==> run B <==
==> flow/design.v <==
module apb_slave (
	input  wire sys_clk,
	input  wire sys_rst_n,
	input  wire tim_psel,
	input  wire tim_penable,
	input  wire tim_pwrite,
	output wire tim_pready,
	output wire wr_en,
	output wire rd_en
);
	reg  apb_access;
	wire apb_access_pre;
	assign wr_en          = tim_pready  & tim_pwrite;
	assign rd_en          = tim_pready  & ~tim_pwrite;
	assign tim_pready     = apb_access  & tim_penable;
	assign apb_access_pre = tim_penable & tim_psel;
	always @(posedge sys_clk, negedge sys_rst_n) begin
		if (!sys_rst_n) begin
			apb_access <= 1'b0;
		end else begin
			apb_access <= apb_access_pre;
		end
	end
endmodule
module counter (
	input  wire sys_clk,
	input  wire sys_rst_n,
	input  wire timer_en,
	input  wire div_en,
	input  wire [3:0]  div_val,
	input  wire [63:0] cnt_tdr,
	input  wire cnt_tdr_en,
	input  wire cnt_clr,
	input  wire timer_en_nedge,
	input  wire halt_en,
	output reg  [63:0] count,
	output reg  cnt_update
);
	reg  [63:0] cnt_pre;
	wire cnt_en;
	wire pulse;
	reg  [7:0]  sub_cnt;
	wire [7:0]  sub_cnt_pre;
	reg  [7:0]  sub_cnt_cmp;
	wire sub_cnt_clr;
	wire sub_cnt_en;
	assign cnt_en = ~halt_en && timer_en && (!div_en || (div_val==0) || pulse );
	always @(posedge sys_clk, negedge sys_rst_n) begin
		if (!sys_rst_n) begin
			cnt_update <= 1'b0;
		end else begin
			cnt_update <= cnt_en;
		end
	end
	always @(*) begin
		if( ((cnt_clr & cnt_en) | timer_en_nedge) & (~halt_en) ) begin
			cnt_pre = 64'h0;
		end else begin
			if (cnt_tdr_en) begin
				cnt_pre = cnt_tdr;
			end else begin
				if (cnt_en) begin
					cnt_pre = count + 1;
				end else begin
					cnt_pre = count;
				end
			end
		end
	end
	always @(posedge sys_clk, negedge sys_rst_n) begin
		if (!sys_rst_n) begin
			count <= 64'b0;
		end else begin
			count <= cnt_pre;
		end
	end
	always @(*) begin
		case (div_val)
			4'h0: sub_cnt_cmp = 8'd0;
			4'h2: sub_cnt_cmp = 8'd3;
			4'h3: sub_cnt_cmp = 8'd7;
			4'h4: sub_cnt_cmp = 8'd15;
			4'h5: sub_cnt_cmp = 8'd31;
			4'h6: sub_cnt_cmp = 8'd63;
			4'h7: sub_cnt_cmp = 8'd127;
			4'h8: sub_cnt_cmp = 8'd255;
			default: sub_cnt_cmp = 8'd1;
		endcase
	end
	assign pulse       = sub_cnt == sub_cnt_cmp;
	assign sub_cnt_pre = sub_cnt_clr ? 8'h0 : sub_cnt_en ? sub_cnt+1 : sub_cnt;
	assign sub_cnt_clr = ~halt_en & (~timer_en | ~div_en | pulse);
	assign sub_cnt_en  = ~halt_en & timer_en & div_en & (div_val!=0);
	always @(posedge sys_clk, negedge sys_rst_n) begin
		if (!sys_rst_n) begin
			sub_cnt <= 8'b0;
		end else begin
			sub_cnt <= sub_cnt_pre;
		end
	end
endmodule
module register (
	input  wire sys_clk,
	input  wire sys_rst_n,
	input  wire wr_en,
	input  wire rd_en,
	input  wire [11:0] tim_paddr,
	input  wire [31:0] tim_pwdata,
	input  wire [3:0]  tim_pstrb,
	output reg  [31:0] tim_prdata,
	output wire tim_pslverr,
	output wire tim_int,
	input  wire dbg_mode,
	input  wire cnt_update,
	input  wire [63:0] count,
	output wire timer_en,
	output wire div_en,
	output wire [3:0]  div_val,
	output wire [63:0] cnt_tdr,
	output wire cnt_tdr_en,
	output wire cnt_clr,
	output wire timer_en_nedge,
	output wire halt_en
);
	reg  [31:0] TCR_reg;
	reg  [31:0] TDR0_reg;
	reg  [31:0] TDR1_reg;
	reg  [31:0] TCMP0_reg;
	reg  [31:0] TCMP1_reg;
	reg  [31:0] TIER_reg;
	reg  [31:0] TISR_reg;
	reg  [31:0] THCSR_reg;
	wire [5:0]  TCR_pre;
	reg  [31:0] TDR0_pre;
	reg  [31:0] TDR1_pre;
	wire [31:0] TCMP0_pre;
	wire [31:0] TCMP1_pre;
	wire THCSR_pre;
	wire TIER_pre;
	wire TISR_pre;
	wire TCR_sel0;
	wire TCR_sel1;
	wire TDR0_sel;
	wire TDR1_sel;
	wire TCMP0_sel;
	wire TCMP1_sel;
	wire TIER_sel;
	wire TISR_clr;
	wire TISR_set;
	wire THCSR_sel;
	wire prohibit_err;
	wire div_en_err;
	wire div_val_err;
	reg  timer_en_next;
	function [31:0] strobe_merge;
		input [3:0]  pstrb;
		input [31:0] pwdata;
		input [31:0] data_reg;
		reg   [31:0] mask;
		begin
			mask = {{8{pstrb[3]}},
				{8{pstrb[2]}},
				{8{pstrb[1]}},
				{8{pstrb[0]}}};
			strobe_merge = (pwdata & mask) | (data_reg & (~mask));
		end
	endfunction
	assign timer_en    = TCR_reg[0];
	assign div_en      = TCR_reg[1];
	assign div_val     = TCR_reg[11:8];
	assign cnt_tdr     = {TDR1_pre,TDR0_pre};
	assign cnt_tdr_en  = TDR0_sel | TDR1_sel;
	assign cnt_clr     = TISR_set;
	assign halt_en     = dbg_mode & THCSR_reg[0];
	assign tim_int     = TIER_reg[0] & TISR_reg[0];
	assign div_en_err  = TCR_sel0 & TCR_reg[0] & (TCR_reg[1] !== tim_pwdata[1]);
	assign div_val_err = TCR_sel1 & TCR_reg[0] & (TCR_reg[11:8] !== tim_pwdata[11:8]);
	assign prohibit_err= TCR_sel1 & (tim_pwdata[11:8]>4'h8);
	assign tim_pslverr = div_en_err | div_val_err | prohibit_err;
	assign TCR_sel0     = wr_en & (tim_paddr === 12'h0) & tim_pstrb[0];
	assign TCR_sel1     = wr_en & (tim_paddr === 12'h0) & tim_pstrb[1];
	assign TCR_pre[1:0] = TCR_sel0 & ~tim_pslverr ? tim_pwdata[1:0]  : TCR_reg[1:0];
	assign TCR_pre[5:2] = TCR_sel1 & ~tim_pslverr ? tim_pwdata[11:8] : TCR_reg[11:8];
	assign timer_en_nedge = timer_en_next & (~timer_en);
	always @(posedge sys_clk, negedge sys_rst_n) begin
		if (!sys_rst_n) begin
			timer_en_next <= 1'b0;
		end else begin
			timer_en_next <= timer_en;
		end
	end
	assign TDR0_sel = wr_en & (tim_paddr === 12'h4);
	always @(*) begin
		if(TDR0_sel) begin
			TDR0_pre = strobe_merge(tim_pstrb,tim_pwdata,TDR0_reg);
		end else begin
			if (timer_en_nedge) begin
				TDR0_pre = 32'h0;
			end else begin
				if (cnt_update) begin
					TDR0_pre = count[31:0];
				end else begin
					TDR0_pre = TDR0_reg;
				end
			end
		end
	end
	assign TDR1_sel  = wr_en & (tim_paddr === 12'h8);
	always @(*) begin
		if(TDR1_sel) begin
			TDR1_pre = strobe_merge(tim_pstrb,tim_pwdata,TDR1_reg);
		end else begin
			if (timer_en_nedge) begin
				TDR1_pre = 32'h0;
			end else begin
				if (cnt_update) begin
					TDR1_pre = count[63:32];
				end else begin
					TDR1_pre = TDR1_reg;
				end
			end
		end
	end
	assign TCMP0_sel = wr_en & (tim_paddr === 12'hC);
	assign TCMP0_pre = TCMP0_sel ? strobe_merge(tim_pstrb,tim_pwdata,TCMP0_reg) : TCMP0_reg;
	assign TCMP1_sel = wr_en & (tim_paddr === 12'h10);
	assign TCMP1_pre = TCMP1_sel ? strobe_merge(tim_pstrb,tim_pwdata,TCMP1_reg) : TCMP1_reg;
	assign TIER_sel  = wr_en & tim_pstrb[0] & (tim_paddr === 12'h14);
	assign TIER_pre  = TIER_sel ? tim_pwdata[0] : TIER_reg[0];
	assign TISR_clr  = wr_en & tim_pstrb[0] & tim_pwdata[0] & (tim_paddr === 12'h18);
	assign TISR_set  = count === {TCMP1_reg,TCMP0_reg};
	assign TISR_pre  = TISR_clr ? 1'b0 : ( TISR_set ? 1'b1 : TISR_reg[0]);
	assign THCSR_sel    = wr_en & tim_pstrb[0] & (tim_paddr === 12'h1C);
	assign THCSR_pre    = THCSR_sel ? tim_pwdata[0] : THCSR_reg[0];
	always @(*) begin
		if (rd_en) begin
			case (tim_paddr)
				12'h00: tim_prdata = TCR_reg;
				12'h04: tim_prdata = TDR0_reg;
				12'h08: tim_prdata = TDR1_reg;
				12'h0C: tim_prdata = TCMP0_reg;
				12'h10: tim_prdata = TCMP1_reg;
				12'h14: tim_prdata = TIER_reg;
				12'h18: tim_prdata = TISR_reg;
				12'h1C: tim_prdata = THCSR_reg;
				default: tim_prdata = 32'h0;
			endcase
		end else begin
			tim_prdata = 32'h0;
		end
	end
	always @(posedge sys_clk, negedge sys_rst_n) begin
		if (!sys_rst_n) begin
			TCR_reg <= 32'h0000_0100;
		end else begin
			TCR_reg[1:0]  <= TCR_pre[1:0];
			TCR_reg[11:8] <= TCR_pre[5:2];
		end
	end
	always @(posedge sys_clk, negedge sys_rst_n) begin
		if (!sys_rst_n) begin
			TDR0_reg <= 32'h0;
		end else begin
			TDR0_reg <= TDR0_pre;
		end
	end
	always @(posedge sys_clk, negedge sys_rst_n) begin
		if (!sys_rst_n) begin
			TDR1_reg <= 32'h0;
		end else begin
			TDR1_reg <= TDR1_pre;
		end
	end
	always @(posedge sys_clk, negedge sys_rst_n) begin
		if (!sys_rst_n) begin
			TCMP0_reg <= 32'hFFFF_FFFF;
		end else begin
			TCMP0_reg <= TCMP0_pre;
		end
	end
	always @(posedge sys_clk, negedge sys_rst_n) begin
		if (!sys_rst_n) begin
			TCMP1_reg <= 32'hFFFF_FFFF;
		end else begin
			TCMP1_reg <= TCMP1_pre;
		end
	end
	always @(posedge sys_clk, negedge sys_rst_n) begin
		if (!sys_rst_n) begin
			TIER_reg <= 32'h0;
		end else begin
			TIER_reg[0] <= TIER_pre;
		end
	end
	always @(posedge sys_clk, negedge sys_rst_n) begin
		if (!sys_rst_n) begin
			TISR_reg <= 32'h0;
		end else begin
			TISR_reg[0] <= TISR_pre;
		end
	end
	always @(posedge sys_clk, negedge sys_rst_n) begin
		if (!sys_rst_n) begin
			THCSR_reg <= 32'h0;
		end else begin
			THCSR_reg[0] <= THCSR_pre;
			THCSR_reg[1] <= dbg_mode & THCSR_reg[0];
		end
	end
endmodule
module timer_top (
	input  wire sys_clk,
	input  wire sys_rst_n,
	input  wire tim_psel,
	input  wire tim_penable,
	input  wire tim_pwrite,
	input  wire [11:0] tim_paddr,
	input  wire [31:0] tim_pwdata,
	input  wire [3:0]  tim_pstrb,
	output wire [31:0] tim_prdata,
	output wire tim_pslverr,
	output wire tim_pready,
	output wire tim_int,
	input  wire dbg_mode
);
	wire wr_en;
	wire rd_en;
	wire timer_en;
	wire div_en;
	wire [3:0]  div_val;
	wire [63:0] cnt_tdr;
	wire cnt_tdr_en;
	wire cnt_clr;
	wire timer_en_nedge;
	wire [63:0] count;
	wire cnt_update;
	wire halt_en;
	apb_slave apb_slave_u(
		.sys_clk        (sys_clk        ),
		.sys_rst_n      (sys_rst_n      ),
		.tim_psel       (tim_psel       ),
		.tim_penable    (tim_penable    ),
		.tim_pwrite     (tim_pwrite     ),
		.tim_pready     (tim_pready     ),
		.wr_en          (wr_en          ),
		.rd_en          (rd_en          )
	);	
	register register_u (
		.sys_clk        (sys_clk        ),
		.sys_rst_n      (sys_rst_n      ),
		.wr_en          (wr_en          ),
		.rd_en          (rd_en          ),
		.tim_paddr      (tim_paddr      ),
		.tim_pwdata     (tim_pwdata     ),
		.tim_prdata     (tim_prdata     ),
		.tim_pstrb      (tim_pstrb      ),
		.tim_pslverr    (tim_pslverr    ),
		.tim_int        (tim_int        ),
		.dbg_mode       (dbg_mode       ),
		.timer_en       (timer_en       ),
		.div_en         (div_en         ),
		.div_val        (div_val        ),
		.cnt_tdr        (cnt_tdr        ),
		.cnt_tdr_en     (cnt_tdr_en     ),	
		.cnt_clr        (cnt_clr        ),
		.timer_en_nedge (timer_en_nedge ),
		.count          (count          ),
		.cnt_update     (cnt_update     ),
		.halt_en        (halt_en        )
	);
	counter counter_u (
		.sys_clk        (sys_clk        ),
		.sys_rst_n      (sys_rst_n      ),
		.timer_en       (timer_en       ),
		.div_en         (div_en         ),
		.div_val        (div_val        ),
		.cnt_tdr        (cnt_tdr        ),
		.cnt_tdr_en     (cnt_tdr_en     ),	
		.timer_en_nedge (timer_en_nedge ),
		.cnt_clr        (cnt_clr        ),
		.count          (count          ),
		.cnt_update     (cnt_update     ),
		.halt_en        (halt_en        )
	);
endmodule
==> flow/run.sh <==
#!/bin/bash
# the make line also repeats each setting of config.mk as NAME=value (left out here)
make -C /OpenROAD-flow-scripts/flow DESIGN_CONFIG=/design/flow/config.mk WORK_HOME=/design/flow/orfs CLKGATE_MAP_FILE= finish
==> flow/config.mk <==
export PLATFORM = sky130hd
export DESIGN_NAME = timer_top
export DESIGN_NICKNAME = timer_top
export VERILOG_FILES = /design/flow/design.v
export SDC_FILE = /design/flow/constraint.sdc
export NUM_CORES = 4
export LEC_CHECK = 0
export CAP_MARGIN = 20
export CELL_PAD_IN_SITES_DETAIL_PLACEMENT = 2
export CORE_MARGIN = 2
export CORE_UTILIZATION = 44
export GPL_ROUTABILITY_DRIVEN = 1
export GPL_TIMING_DRIVEN = 1
export PLACE_DENSITY_LB_ADDON = 0.17
export SETUP_SLACK_MARGIN = 0.01
export SLEW_MARGIN = 10
export TNS_END_PERCENT = 75
==> flow/constraint.sdc <==
create_clock -name core_clock -period 3.21 [get_ports {sys_clk}]
set_input_delay 0.6420 -clock core_clock [delete_from_list [all_inputs] [get_ports {sys_clk}]]
set_output_delay 0.6420 -clock core_clock [all_outputs]
set_load 0.01 [all_outputs]
==> inputs of run Y, as changes to run B <==
Settings changed: CELL_PAD_IN_SITES_DETAIL_PLACEMENT 2 to 1, CORE_ASPECT_RATIO set to 0.51, CORE_UTILIZATION 44 to 53, CTS_CLUSTER_DIAMETER set to 39, CTS_CLUSTER_SIZE set to 45, GPL_ROUTABILITY_DRIVEN 1 to 0, GPL_TIMING_DRIVEN 1 to not set, MIN_ROUTING_LAYER set to met1, PLACE_DENSITY set to 0.6, PLACE_DENSITY_LB_ADDON 0.17 to not set, SETUP_SLACK_MARGIN 0.01 to -0.27, SLEW_MARGIN 10 to 20, TNS_END_PERCENT 75 to not set.
==> flow/constraint.sdc (replaced) <==
create_clock -name core_clock -period 8.45 [get_ports {sys_clk}]
set_input_delay 1.6900 -clock core_clock [delete_from_list [all_inputs] [get_ports {sys_clk}]]
set_output_delay 1.6900 -clock core_clock [all_outputs]
set_load 0.01 [all_outputs]
==> inputs of run Z, as changes to run B <==
Settings changed: ABC_AREA set to 1, CELL_PAD_IN_SITES_DETAIL_PLACEMENT 2 to not set, CORE_UTILIZATION 44 to 58, CTS_CLUSTER_SIZE set to 94, GPL_ROUTABILITY_DRIVEN 1 to not set, GPL_TIMING_DRIVEN 1 to not set, PLACE_DENSITY set to 0.6, PLACE_DENSITY_LB_ADDON 0.17 to not set, SETUP_SLACK_MARGIN 0.01 to not set, SLEW_MARGIN 10 to 20, TNS_END_PERCENT 75 to not set.
==> flow/constraint.sdc (replaced) <==
create_clock -name core_clock -period 4.14 [get_ports {sys_clk}]
set_input_delay 0.8280 -clock core_clock [delete_from_list [all_inputs] [get_ports {sys_clk}]]
set_output_delay 0.8280 -clock core_clock [all_outputs]
set_load 0.01 [all_outputs]
==> qor.csv <==
metric;value;unit
finalPower;4.49;mW
worstPathMaxFanout;16;
crit_start;tim_paddr[6];
grt_pass1_vias;15900;
max_freq;250;MHz
fin_skew;12.5;ps
wl_met2;24800;um
finalNonFillerCells;2845;
outcome;complete, no violations;
cts_setup_buffers;0;
synth_nets;2520;
routed_wl;59200;um
finalCritPeriodShare;96.6;%
vias_per_cell;6.00;
grt_use_met2;62.0;%
The numbers above come from run Z.

==> qor.csv <==
metric;value;unit
max_freq;150;MHz
fin_skew;20.9;ps
finalNonFillerCells;1713;
worstPathMaxFanout;32;
outcome;complete, no violations;
wl_met2;20500;um
grt_use_met2;54.2;%
finalPower;2.38;mW
synth_nets;1366;
vias_per_cell;6.76;
finalCritPeriodShare;79.0;%
routed_wl;51300;um
crit_start;tim_paddr[6];
The numbers above come from run Y.

==> qor.csv <==
metric;value;unit
outcome;complete, but fails checks;
so_faults;negative setup slack;
grt_pass1_vias;15100;
worstPathMaxFanout;6;
finalNonFillerCells;1868;
wl_met2;36100;um
fin_skew;32.7;ps
worst_slack;-658;ps
synth_nets;1366;
grt_use_met2;75.8;%
setup_violations;64;
finalPower;6.20;mW
vias_per_cell;7.82;
routed_wl;85600;um
aoi_share;13.8;%
cts_setup_buffers;17;
The numbers above come from run B.

